old:
## Remoto
module Remoto(clk,rst,entrada,comando,su,sd,suB,sdB,saida_1,saida1_1,saida2_1,soma_result_1,sinal_A,sinal_B);
parameter inicia            = 2'b00;   
parameter inicia_1          = 2'b01;    
parameter leitura           = 2'b10; 
parameter zera_B    = 3'b010;
parameter zera_tudo = 3'b011;
parameter soma      = 3'b100;
parameter sub       = 3'b101;
parameter muda_sinal= 3'b110;
parameter  DESLIGADO = 0;
parameter  ESPERA = 1;
parameter limite_um      =  4095; 
parameter lid_zero      =  3594;  
parameter  RECEBE_A_DEZ = 2;
parameter  RECEBE_A_UNI = 3;
parameter  MUDA_SINAL_A = 4;
parameter  RECEBE_A_DEZ_B = 5;
parameter  RECEBE_A_UNI_B = 6;
parameter  MUDA_SINAL_B = 7;
parameter  ZERA_TUDO = 8;	
parameter lid_um  			=  3281;  
parameter tempo_zero      =  648;
parameter tempo_bit  =  312;
input         clk;      
input         rst;
input         entrada;    
output reg [7:0] comando;
output reg[6:0] su;
output reg[6:0] sd;
output reg[6:0] suB;
output reg[6:0] sdB; 
wire [8:0] soma_result;
  ...
clock: 6.47 ns
lec_check: 0
cap_margin: 20
core_margin: 2
core_utilization: 72
cts_cluster_size: 62
max_routing_layer: met4
place_density_lb_addon: 0.0
setup_slack_margin: 1.86
slew_margin: 20
run.sh (not shown) runs the stock make flow with config.mk's settings and CLKGATE_MAP_FILE=.
old terminated abnormally: 5_1_grt reported GRT-0232.
For new, these inputs were changed with respect to old:
- putting ABC_AREA at 1 where nothing was set
- clearing PLACE_DENSITY_LB_ADDON, which used to be 0.0
- clearing MAX_ROUTING_LAYER, which used to be met4
- clearing SETUP_SLACK_MARGIN, which used to be 1.86
- swapping 62 for 99 in CTS_CLUSTER_SIZE
- putting PLACE_DENSITY at 0.39 where nothing was set
- swapping 6.47 for 9.21 in the clock period (ns, I/O delays scaled along)
--- outcome ---
Every run in new and old closed cleanly, with the single exception of old.
5_1_grt: old exited with error
Diff old -> new: count of instantiated cells in the yosys netlist has increased, post-synthesis share of cell area spent on full adders, half adders and majority gates went down by 1.0 points.
Reported for new and old, number of enable flip-flop cells turned out identical to the last digit.
On worst setup slack before clock tree synthesis: between new and old, it ends up lower for old.

---

Remoto again, from the RTL that the note above started with.
clock: 14.0 ns
lec_check: 0
abc_area: 1
cap_margin: 20
cell_pad_in_sites_global_placement: 1
core_margin: 2
core_utilization: 56
cts_cluster_diameter: 271
cts_cluster_size: 99
place_density: 0.35
setup_slack_margin: 3.95
slew_margin: 20
tns_end_percent: 15
Edit:
- ABC_AREA: 1 -> default
- CELL_PAD_IN_SITES_GLOBAL_PLACEMENT: 1 -> default
- CORE_UTILIZATION: 56 -> 59
- CTS_CLUSTER_DIAMETER: 271 -> default
- CTS_CLUSTER_SIZE: 99 -> default
- PLACE_DENSITY: 0.35 -> default
- SETUP_SLACK_MARGIN: 3.95 -> default
- TNS_END_PERCENT: 15 -> default
- clock period: 14.0 -> 6.18 ns (I/O delays scaled with it)
=> The changed run finished but failed the layout checks on negative setup slack. Utilization goes up by 13 points. Area after synthesis shrinks by 1.9%. Die size came out lower by about 7%. Via count increases by about 2.5%. Worst hold slack got worse by 16 ps. First-iteration DRC count came out higher by 1.1%.

---

Setup of tundra:
Starting RTL as in the previous note.
Settings: LEC_CHECK=0, ABC_AREA=1, CAP_MARGIN=15, CORE_MARGIN=2, CORE_UTILIZATION=71, CTS_CLUSTER_DIAMETER=346, CTS_CLUSTER_SIZE=59, GPL_ROUTABILITY_DRIVEN=0, MAX_ROUTING_LAYER=met4, PLACE_DENSITY_LB_ADDON=0.01, SETUP_SLACK_MARGIN=0.18, SLEW_MARGIN=20; clock period 6.01 ns.
tundra: it failed during 5_1_grt, and the tool reported GRT-0232.
Input-level comparison between garnet and tundra:
- CTS_CLUSTER_DIAMETER: 346 -> 198
- PLACE_DENSITY_LB_ADDON: 0.01 -> 0.04
- TNS_END_PERCENT: unset -> 5
- SETUP_SLACK_MARGIN: 0.18 -> 0.26
- the clock period (ns, I/O delays scaled along): 6.01 -> 6.49
--- outcome ---
- garnet completed end to end; final checks failed (setup timing).
- Reported for garnet and tundra, maximum level of the CTS H-tree turned out identical to the last digit.
- In garnet the post-placement cell count turned out 39 lower than in tundra.
- Cell row count came out exactly the same in garnet and tundra.
- Going from tundra to garnet, cell area after placement shrinks by about 2%.
- NOTE post-CTS setup buffer count tundra->garnet decreased by more than half
- HPWL after detailed placement grows slightly when moving from tundra to garnet.
Changes in willow relative to garnet:
- SETUP_SLACK_MARGIN no longer set, was 0.26
- GPL_ROUTABILITY_DRIVEN no longer set, was 0
- CTS_CLUSTER_DIAMETER no longer set, was 198
- TNS_END_PERCENT no longer set, was 5
- CTS_CLUSTER_SIZE no longer set, was 59
- CAP_MARGIN now 20, was 15
- CORE_UTILIZATION now 70, was 71
- MAX_ROUTING_LAYER no longer set, was met4
- PLACE_DENSITY_LB_ADDON no longer set, was 0.04
- the clock period (ns, I/O delays scaled along) now 7.17, was 6.49
## What came out
- Between willow and garnet, the hold slack figures differ only marginally.
- willow consumes less power than garnet does.
- When the final numbers for garnet and willow were put side by side, the met1 layer usage reported by global route turned out to be greater in garnet.
- Compared with garnet, willow shows number of nets in the layout that has gone down by a few percent.
- Between willow and garnet, the area occupied by registers does not differ in any meaningful way.
- willow was carried through to the last stage, and its layout satisfied the timing, DRC and antenna checks.
- garnet completed end to end; final checks failed (setup timing).
- In willow, post-cts gate resize count is lower than in garnet.
## Diff of input files: harbor against willow
- a deleted ABC_AREA that had been 1
- an added CTS_CLUSTER_SIZE of 34
- an added CTS_CLUSTER_DIAMETER of 216
- a change of the clock period (ns, I/O delays scaled along) from 7.17 to 6.02
==> comparison <==
- In harbor the implementation completed, yet the final layout does not meet the checks, the culprit being setup timing.
- Delta (harbor minus willow): post-synthesis instance area lost 270 um2, minimum hold slack lost 13 ps, number of cells on the worst hold path lost 1, setup slack lost 1880 ps.
Power figures rest on the tool's default switching activity, not on a simulated workload.
